indigo:
Design axi_slave, start of the top module:
module axi_slave #(
    parameter AXI_ID_WD   = 2,
    parameter AXI_DATA_WD = 32,
    parameter AXI_ADDR_WD = 32,
    parameter AXI_STRB_WD = 4
    )(
    input                      S_AXI_ACLK,
    input                      S_AXI_ARESETN,
    input  [AXI_ADDR_WD-1 : 0] S_AXI_AWADDR,
    input  [AXI_ID_WD-1   : 0] S_AXI_AWID,
    input  [1 : 0]             S_AXI_AWBURST,
    input  [2 : 0]             S_AXI_AWSIZE,
    input  [7 : 0]             S_AXI_AWLEN,
    input                      S_AXI_AWVALID,
    output                     S_AXI_AWREADY,
    input  [AXI_DATA_WD-1 : 0] S_AXI_WDATA,
    input  [AXI_STRB_WD-1 : 0] S_AXI_WSTRB,
    input                      S_AXI_WLAST,
    input                      S_AXI_WVALID,
    output                     S_AXI_WREADY,
    output [AXI_ID_WD-1   : 0] S_AXI_BID,
    output [1 : 0]             S_AXI_BRESP,
    output                     S_AXI_BVALID,
    input                      S_AXI_BREADY,
    input  [AXI_ADDR_WD-1 : 0] S_AXI_ARADDR,
    input  [AXI_ID_WD-1   : 0] S_AXI_ARID,
    input  [1 : 0]             S_AXI_ARBURST,
    input  [2 : 0]             S_AXI_ARSIZE,
    input  [7 : 0]             S_AXI_ARLEN,
    input                      S_AXI_ARVALID,
    output                     S_AXI_ARREADY,
    output [AXI_DATA_WD-1 : 0] S_AXI_RDATA,
    output                     S_AXI_RLAST,
    output [AXI_ID_WD-1   : 0] S_AXI_RID,
    output [1 : 0]             S_AXI_RRESP,
    output                     S_AXI_RVALID,
    input                      S_AXI_RREADY
    );
Size: about 4500 cells after synthesis, roughly 2100 flip-flops, about 86000 um2 of cells after synthesis.
Settings: LEC_CHECK=0, CAP_MARGIN=15, CELL_PAD_IN_SITES_DETAIL_PLACEMENT=0, CELL_PAD_IN_SITES_GLOBAL_PLACEMENT=0, CORE_MARGIN=2, CORE_UTILIZATION=69, CTS_CLUSTER_SIZE=49, GPL_ROUTABILITY_DRIVEN=1, MIN_ROUTING_LAYER=met1, PLACE_DENSITY_LB_ADDON=0.06, SETUP_SLACK_MARGIN=1.37, SLEW_MARGIN=20, TNS_END_PERCENT=65; clock period 4.76 ns.
run.sh (not shown) runs the stock make flow with config.mk's settings and CLKGATE_MAP_FILE=.
STATUS run=indigo STAGES=ALL_DONE FINAL_CHECKS=FAILED CAUSE=setup timing
Changes in amber relative to indigo:
# indigo
export LEC_CHECK = 0
export CAP_MARGIN = 15
export CELL_PAD_IN_SITES_DETAIL_PLACEMENT = 0
export CELL_PAD_IN_SITES_GLOBAL_PLACEMENT = 0
export CORE_MARGIN = 2
export CORE_UTILIZATION = 69
export CTS_CLUSTER_SIZE = 49
export GPL_ROUTABILITY_DRIVEN = 1
export MIN_ROUTING_LAYER = met1
export PLACE_DENSITY_LB_ADDON = 0.06
export SETUP_SLACK_MARGIN = 1.37
export SLEW_MARGIN = 20
export TNS_END_PERCENT = 65
create_clock -name core_clock -period 4.76 [get_ports {S_AXI_ACLK}]
# amber
export LEC_CHECK = 0
export CAP_MARGIN = 5
export CELL_PAD_IN_SITES_DETAIL_PLACEMENT = 0
export CELL_PAD_IN_SITES_GLOBAL_PLACEMENT = 0
export CORE_MARGIN = 2
export CORE_UTILIZATION = 72
export CTS_CLUSTER_SIZE = 15
export PLACE_DENSITY = 0.61
export SLEW_MARGIN = 20
create_clock -name core_clock -period 4.76 [get_ports {S_AXI_ACLK}]
==> comparison <==
amber -> stages 100% | layout checks FAIL | setup timing. Synthesized area: amber vs indigo identical. amber against indigo: sum of negative setup slack dropped 1.69 ns, fraction of the core area covered by cells at the end of the flow climbed 1.7 points.
Input changes introduced in maple (baseline for comparison: amber):
# amber
export LEC_CHECK = 0
export CAP_MARGIN = 5
export CELL_PAD_IN_SITES_DETAIL_PLACEMENT = 0
export CELL_PAD_IN_SITES_GLOBAL_PLACEMENT = 0
export CORE_MARGIN = 2
export CORE_UTILIZATION = 72
export CTS_CLUSTER_SIZE = 15
export PLACE_DENSITY = 0.61
export SLEW_MARGIN = 20
create_clock -name core_clock -period 4.76 [get_ports {S_AXI_ACLK}]
# maple
export LEC_CHECK = 0
export CAP_MARGIN = 10
export CELL_PAD_IN_SITES_DETAIL_PLACEMENT = 0
export CELL_PAD_IN_SITES_GLOBAL_PLACEMENT = 0
export CORE_MARGIN = 2
export CORE_UTILIZATION = 72
export CTS_CLUSTER_DIAMETER = 88
export CTS_CLUSTER_SIZE = 15
export PLACE_DENSITY = 0.61
export SLEW_MARGIN = 40
create_clock -name core_clock -period 4.76 [get_ports {S_AXI_ACLK}]
[summary]
- maple: complete, dirty (setup timing)
- Count of plain and timing-repair buffers | maple above amber
- Diff maple..amber | chip area | unchanged
- amber has lower share of power burned in combinational logic than maple.
What lagoon does differently from maple at the input level:
# maple
export LEC_CHECK = 0
export CAP_MARGIN = 10
export CELL_PAD_IN_SITES_DETAIL_PLACEMENT = 0
export CELL_PAD_IN_SITES_GLOBAL_PLACEMENT = 0
export CORE_MARGIN = 2
export CORE_UTILIZATION = 72
export CTS_CLUSTER_DIAMETER = 88
export CTS_CLUSTER_SIZE = 15
export PLACE_DENSITY = 0.61
export SLEW_MARGIN = 40
create_clock -name core_clock -period 4.76 [get_ports {S_AXI_ACLK}]
# lagoon
export LEC_CHECK = 0
export CAP_MARGIN = 5
export CELL_PAD_IN_SITES_DETAIL_PLACEMENT = 0
export CELL_PAD_IN_SITES_GLOBAL_PLACEMENT = 0
export CORE_MARGIN = 2
export CORE_UTILIZATION = 72
export CTS_CLUSTER_DIAMETER = 110
export CTS_CLUSTER_SIZE = 15
export GPL_ROUTABILITY_DRIVEN = 1
export MIN_ROUTING_LAYER = met1
export SETUP_SLACK_MARGIN = -0.26
export SLEW_MARGIN = 40
export TNS_END_PERCENT = 65
create_clock -name core_clock -period 4.76 [get_ports {S_AXI_ACLK}]
==> results <==
The flow for lagoon finished, though final verification flagged setup timing.
Hold violation total from the final report: maple vs lagoon identical
As far as sequential cell count goes, lagoon and maple are indistinguishable; the numbers are identical.
Diff maple..lagoon | placed wire-length estimate | unchanged
Compared with maple, count of clock-net buffers in the final layout in lagoon decreased slightly.
lagoon against maple: wire length per cell now sits at about the same level; overall fraction of global-route tracks in use lower; cell area after placement was more or less identical.
Power is estimated from default activity; no workload was simulated.
